Setup of job 5161:
==> flow/design.v <==
module alu #(
    parameter INST_W = 4,
    parameter INT_W  = 6,
    parameter FRAC_W = 10,
    parameter DATA_W = INT_W + FRAC_W
)(
    input                      i_clk,
    input                      i_rst_n,
    input                      i_in_valid,
    output                     o_busy,
    input         [INST_W-1:0] i_inst,
    input  signed [DATA_W-1:0] i_data_a,
    input  signed [DATA_W-1:0] i_data_b,
    output                     o_out_valid,
    output        [DATA_W-1:0] o_data
);
localparam SADD = 4'd0;  
localparam SSUB = 4'd1;  
localparam SMUL = 4'd2;  
localparam SACC = 4'd3;  
localparam SOFT = 4'd4;  
localparam XOR = 4'd5;   
localparam ARSH = 4'd6;  
localparam LROT = 4'd7;  
localparam CLZ = 4'd8;   
localparam RM4 = 4'd9;   
localparam MEM_H = 16;   
integer i;
localparam RANGE1 = 6'b100000;
localparam RANGE2 = 6'b010000;
localparam RANGE3 = 6'b001000;
localparam RANGE4 = 6'b000100;
localparam RANGE5 = 6'b000010;
localparam RANGE6 = 6'b000001;
localparam WAIT = 1'b0;
localparam EXE = 1'b1;
reg signed [DATA_W-1:0] comb_result; 
reg [DATA_W-1:0] rot_result; 
reg [DATA_W-1:0] add_sub_result;
reg signed [DATA_W+3:0] acc_result20;
reg signed [DATA_W-1:0] acc_result;
reg signed [DATA_W:0] add_sub_result17;
reg [DATA_W-1:0] arsh_result;
reg [2*DATA_W-1:0] lrot_base;
reg [DATA_W-1:0] lrot_result;
reg [4:0] clz_result;
reg [12:0] rm4_result;
reg [7:0] clz8;
reg [3:0] clz4;
wire [5:0] soft_range;
reg signed [DATA_W-1:0] soft_result;
reg [DATA_W-1:0] o_data_buffer;
reg busy_buffer;
reg ovalid_buffer;
reg [INST_W-1:0] inst_buffer;
reg signed [DATA_W-1:0] data_a_buffer;
reg signed [DATA_W-1:0] data_b_buffer;
reg signed [DATA_W+3:0] acc_mem [MEM_H-1:0];     
reg cs, ns;
always @(posedge i_clk or negedge i_rst_n) begin
    if(!i_rst_n) begin
        for (i=0; i<16; i=i+1) begin
            acc_mem[i] <= 20'd0;
        end
    end
    else if (inst_buffer == SACC)begin
        acc_mem[data_a_buffer[3:0]] <= acc_result20;
    end
end
always @(posedge i_clk or negedge i_rst_n) begin
    if(!i_rst_n) begin
        cs <= WAIT;
    end
    else begin
        cs <= ns;
    end
end
always @(*) begin
    if (cs == WAIT) begin
        ns = (i_in_valid) ? EXE : WAIT;
    end
    else begin
        ns = WAIT;
    end
end
always @(posedge i_clk or negedge i_rst_n) begin
    if(!i_rst_n) begin
        busy_buffer <= 1'b0;
        ovalid_buffer <= 1'b0;
        inst_buffer <= 4'd0;
        o_data_buffer <= 16'd0;
        data_a_buffer <= 16'd0;
        data_b_buffer <= 16'd0;
    end
    else begin
        inst_buffer <= i_inst;
        o_data_buffer <= comb_result;
        data_a_buffer <= i_data_a;
        data_b_buffer <= i_data_b;
        if (cs == WAIT) begin
            busy_buffer <= (i_in_valid) ? 1'b1 : 1'b0;
            ovalid_buffer <= 1'b0;
        end
        else begin
            busy_buffer <= 1'b0;
            ovalid_buffer <= 1'b1;
        end
    end
end
assign o_data = o_data_buffer;
assign o_out_valid = ovalid_buffer;
assign o_busy = busy_buffer;
assign soft_range[5] = data_a_buffer >= 16'sh0800;                                      
assign soft_range[4] = (data_a_buffer >= 16'sh0000) && (data_a_buffer < 16'sh0800);     
assign soft_range[3] = (data_a_buffer >= 16'shfc00) && (data_a_buffer < 16'sh0000);     
assign soft_range[2] = (data_a_buffer >= 16'shf800) && (data_a_buffer < 16'shfc00);     
assign soft_range[1] = (data_a_buffer >= 16'shf400) && (data_a_buffer < 16'shf800);     
assign soft_range[0] = (data_a_buffer < 16'shf400);                                     
always @(*) begin
    comb_result = 16'd0;
    case(inst_buffer)
        SADD : begin
            comb_result = add_sub_result;
        end
        SSUB : begin
            comb_result = add_sub_result;
        end 
        SMUL : begin
            comb_result = S_mul(data_a_buffer, data_b_buffer);
        end
        SACC : begin
            comb_result = acc_result;
        end
        SOFT : begin
            comb_result = soft_result;
        end
        XOR : begin
            comb_result = data_a_buffer ^ data_b_buffer;
        end
        ARSH : begin
            comb_result = arsh_result;
        end
        LROT : begin
            comb_result = lrot_result;
        end
        CLZ : begin
            comb_result = (clz_result[4]) ? 16'h0010 : {12'b0, clz_result[3:0]};
        end
        RM4 : begin
            comb_result = {3'd0,rm4_result};
        end
    endcase
end
always @(*) begin
    acc_result20 = (acc_mem[data_a_buffer[3:0]] + data_b_buffer);
    if (acc_result20 > 20'sh07fff) begin
        acc_result = 16'h7fff;
    end
    else if (acc_result20 < 20'shf8000) begin
        acc_result = 16'h8000;
    end
    else begin
        acc_result = acc_result20[DATA_W-1:0];
    end
end
always @(*) begin
    add_sub_result17 = (inst_buffer[0]) ? (data_a_buffer - data_b_buffer) : (data_a_buffer + data_b_buffer);
    if (!add_sub_result17[DATA_W]) begin  
        add_sub_result = (add_sub_result17 > 17'sh07fff) ? 16'h7fff : add_sub_result17[DATA_W-1:0];  
    end
    else begin   
        add_sub_result = (add_sub_result17 < 17'sh18000) ? 16'h8000 : add_sub_result17[DATA_W-1:0];
    end
end
always @(*) begin
    soft_result = 16'd0;
    case (soft_range)
        RANGE1 : begin               
            soft_result = data_a_buffer;                                                                     
        end 
        RANGE2 : begin                           
            soft_result = dev3($signed({data_a_buffer, 1'b0}) + 18'sh00800);     
        end
        RANGE3 : begin
            soft_result = dev3($signed(({data_a_buffer[DATA_W-1], data_a_buffer})) + 18'sh00800);          
        end
        RANGE4 : begin
            soft_result = dev9($signed({data_a_buffer, 1'b0}) + 18'sh01400);     
        end
        RANGE5 : begin
            soft_result = dev9($signed({data_a_buffer[DATA_W-1], data_a_buffer}) + 18'sh00c00);          
        end
        RANGE6 : begin
            soft_result = 16'd0;                                                                     
        end
    endcase
end
always @(*) begin
    arsh_result = data_a_buffer >>> data_b_buffer[4:0];
end
always @(*) begin
    lrot_base = {2{data_a_buffer}};
    lrot_result = lrot_base[(5'd16-data_b_buffer[4:0])+:DATA_W];
end
always @(*) begin
    clz_result[4] = (~|data_a_buffer);
    clz_result[3] = (~|data_a_buffer[15:8]);
    clz8 = (clz_result[3]) ? data_a_buffer[7:0] : data_a_buffer[15:8];
    clz_result[2] = (~|clz8[7:4]);
    clz4 = (clz_result[2]) ? clz8[3:0] : clz8[7:4];
    clz_result[1] = (~|clz4[3:2]);
    clz_result[0] = (clz_result[1]) ? ~clz4[1] : ~clz4[3];
end
always @(*) begin
    for (i=0; i<13; i=i+1) begin
        rm4_result[i] = data_a_buffer[i+:4] == data_b_buffer[(15-i)-:4];
    end
end
function automatic [DATA_W-1:0] S_mul;
    input signed [DATA_W-1:0] data_a;
    input signed [DATA_W-1:0] data_b;
    reg signed [2*DATA_W-1:0] mul_result;
    begin
        mul_result = data_a * data_b;
        if (!mul_result[2*DATA_W-1]) begin
            if (mul_result > 32'sh01fffc00) begin
                S_mul = 16'h7fff;  
            end
            else begin
                S_mul = (mul_result[9]) ? mul_result[25:10] + 16'sd1 : mul_result[25:10];   
            end
        end
        else begin
            if (mul_result < 32'shfe000000) begin
                S_mul = 16'h8000;   
            end
            else begin
                S_mul = (mul_result[9]) ? mul_result[25:10] + 16'sd1 : mul_result[25:10];   
            end
        end
    end
endfunction
localparam EXT_BIT = 10;
function automatic [DATA_W-1:0] dev3;
    input signed [17:0] devident;        
    reg signed [EXT_BIT+17:0] ext_devident;
    reg signed [EXT_BIT+17:0] Q0;
    reg signed [EXT_BIT+17:0] Q1;
    reg signed [EXT_BIT+17:0] Q2;
    reg signed [EXT_BIT+17:0] Q3, Q3_plus1;
    begin
        ext_devident = {devident, 10'b0};            
        Q0 = ((ext_devident >> 2) + ext_devident) >> 2;
        Q1 = (Q0 + ext_devident) >> 1;
        Q2 = ((Q1 >> 6) + Q1);
        Q3 = ((Q2 >> 12) + Q2) >> 1;
        Q3_plus1 = Q3 + $signed({18'h00001,10'b0});   
        dev3 = (Q3[EXT_BIT-1]) ? Q3_plus1[EXT_BIT+15:EXT_BIT] : Q3[EXT_BIT+15:EXT_BIT];
    end
endfunction
function automatic [DATA_W-1:0] dev9;
    input signed [17:0] devident;
    reg signed [EXT_BIT+17:0] ext_devident;
    reg signed [EXT_BIT+17:0] Q0;
    reg signed [EXT_BIT+17:0] Q1;
    reg signed [EXT_BIT+17:0] Q2;
    reg signed [EXT_BIT+17:0] Q3, Q3_plus1;
    begin
        ext_devident = {devident, 10'b0};    
        Q0 = ((ext_devident >> 1) + ext_devident) >> 1;
        Q1 = (Q0 + ext_devident) >> 1;
        Q2 = ((Q1 >> 6) + Q1);
        Q3 = ((Q2 >> 12) + Q2) >> 3;
        Q3_plus1 = Q3 + $signed({18'h00001,10'b0});   
        dev9 = (Q3[EXT_BIT-1]) ? Q3_plus1[EXT_BIT+15:EXT_BIT] : Q3[EXT_BIT+15:EXT_BIT];
    end
endfunction
endmodule
clock: 11.0 ns
lec_check: 0
cap_margin: 35
core_margin: 4
core_utilization: 40
max_routing_layer: met4
slew_margin: 20
tns_end_percent: 15
run.sh (not shown) runs the stock make flow with config.mk's settings and CLKGATE_MAP_FILE=.
Job 5161 has completed all stages; timing, DRC and antenna checks passed.
Setup changes, job 5161 to job 1444
Settings: CAP_MARGIN: 35 -> 20; CORE_MARGIN: 4 -> 2; TNS_END_PERCENT: 15 -> unset; MAX_ROUTING_LAYER: met4 -> unset; the clock period (ns, I/O delays scaled along): 11.0 -> 10.5.
Notes after the runs:
Job 1444 reached the final stage; the timing, design-rule and antenna checks on its layout passed.
Of job 5161 and job 1444, job 5161 shows the higher worst-path maximum fanout, with job 1444 below it.
On final setup slack of the worst path, job 5161 beats job 1444.
On sequential share of layout area, job 5161 and job 1444 are basically level.
Job 1444 vs job 5161 — die height dropped about 1.2%.
Relative to job 1444, the following input files were edited for job 2260:
Settings: an added CTS_CLUSTER_SIZE of 37; an added PLACE_DENSITY of 0.67; an added SETUP_SLACK_MARGIN of 2.74; a change of CORE_UTILIZATION from 40 to 72; a change of the clock period (ns, I/O delays scaled along) from 10.5 to 9.23.
==> comparison <==
What the final checks of job 2260 revealed, after a flow that finished every stage, was a layout that fails on negative setup slack.
Between job 2260 and job 1444, it is job 2260 whose worst setup slack is lower, by 950 ps.
Taking job 1444 as the reference, in job 2260 core utilization went up 41 points.
The inputs of job 2444 differ from those of job 2260 as listed below.
Settings: a deleted CTS_CLUSTER_SIZE that had been 37; a deleted PLACE_DENSITY that had been 0.67; a change of CORE_UTILIZATION from 72 to 64; a deleted SETUP_SLACK_MARGIN that had been 2.74; a change of the clock period (ns, I/O delays scaled along) from 9.23 to 10.5.
==> results <==
Having completed the whole flow, job 2444 delivered a layout that passed the timing, design-rule and antenna checks.
As of job 2444, cell area had fallen by a little under 10% compared to job 2260.
Between job 2260 and job 2444, die outline area increased.
The smallest setup slack after layout in job 2444 sits 760 ps above the value recorded for job 2260.
Inputs modified between job 2444 and job 2154:
Settings: putting CTS_CLUSTER_DIAMETER at 307 where nothing was set; putting HOLD_SLACK_MARGIN at -0.09 where nothing was set; putting CTS_CLUSTER_SIZE at 46 where nothing was set; putting SETUP_SLACK_MARGIN at 0.37 where nothing was set; swapping 64 for 70 in CORE_UTILIZATION; swapping 10.5 for 3.09 in the clock period (ns, I/O delays scaled along).
==> comparison <==
Job 2154 did not finish: a tool error stopped it during global routing (5_1_grt).
Number of buffers created by CTS is lower on job 2154
Side by side, floorplan row count turned out lower in job 2154 than in job 2444.
Going from job 2444 to job 2154, weighted congestion reported at the end of routability-driven placement +about 5.4%, post-CTS setup buffer count +75.
| post-synth area from yosys stat | job 2444 vs job 2154 | ≈ equal |
Looking at floorplan die width, job 2154 sits below job 2444.
Comparing job 2444 against job 2154, there is no change at all in cell count after synthesis.
Job 2444 → job 2154: count of library flops with an enable pin barely changed, placement-stage cell area rose about 20%, share of the yosys chip area belonging to registers neither gained nor lost much.
From job 2154 to job 2444, sink count of the clock tree did not move at all.
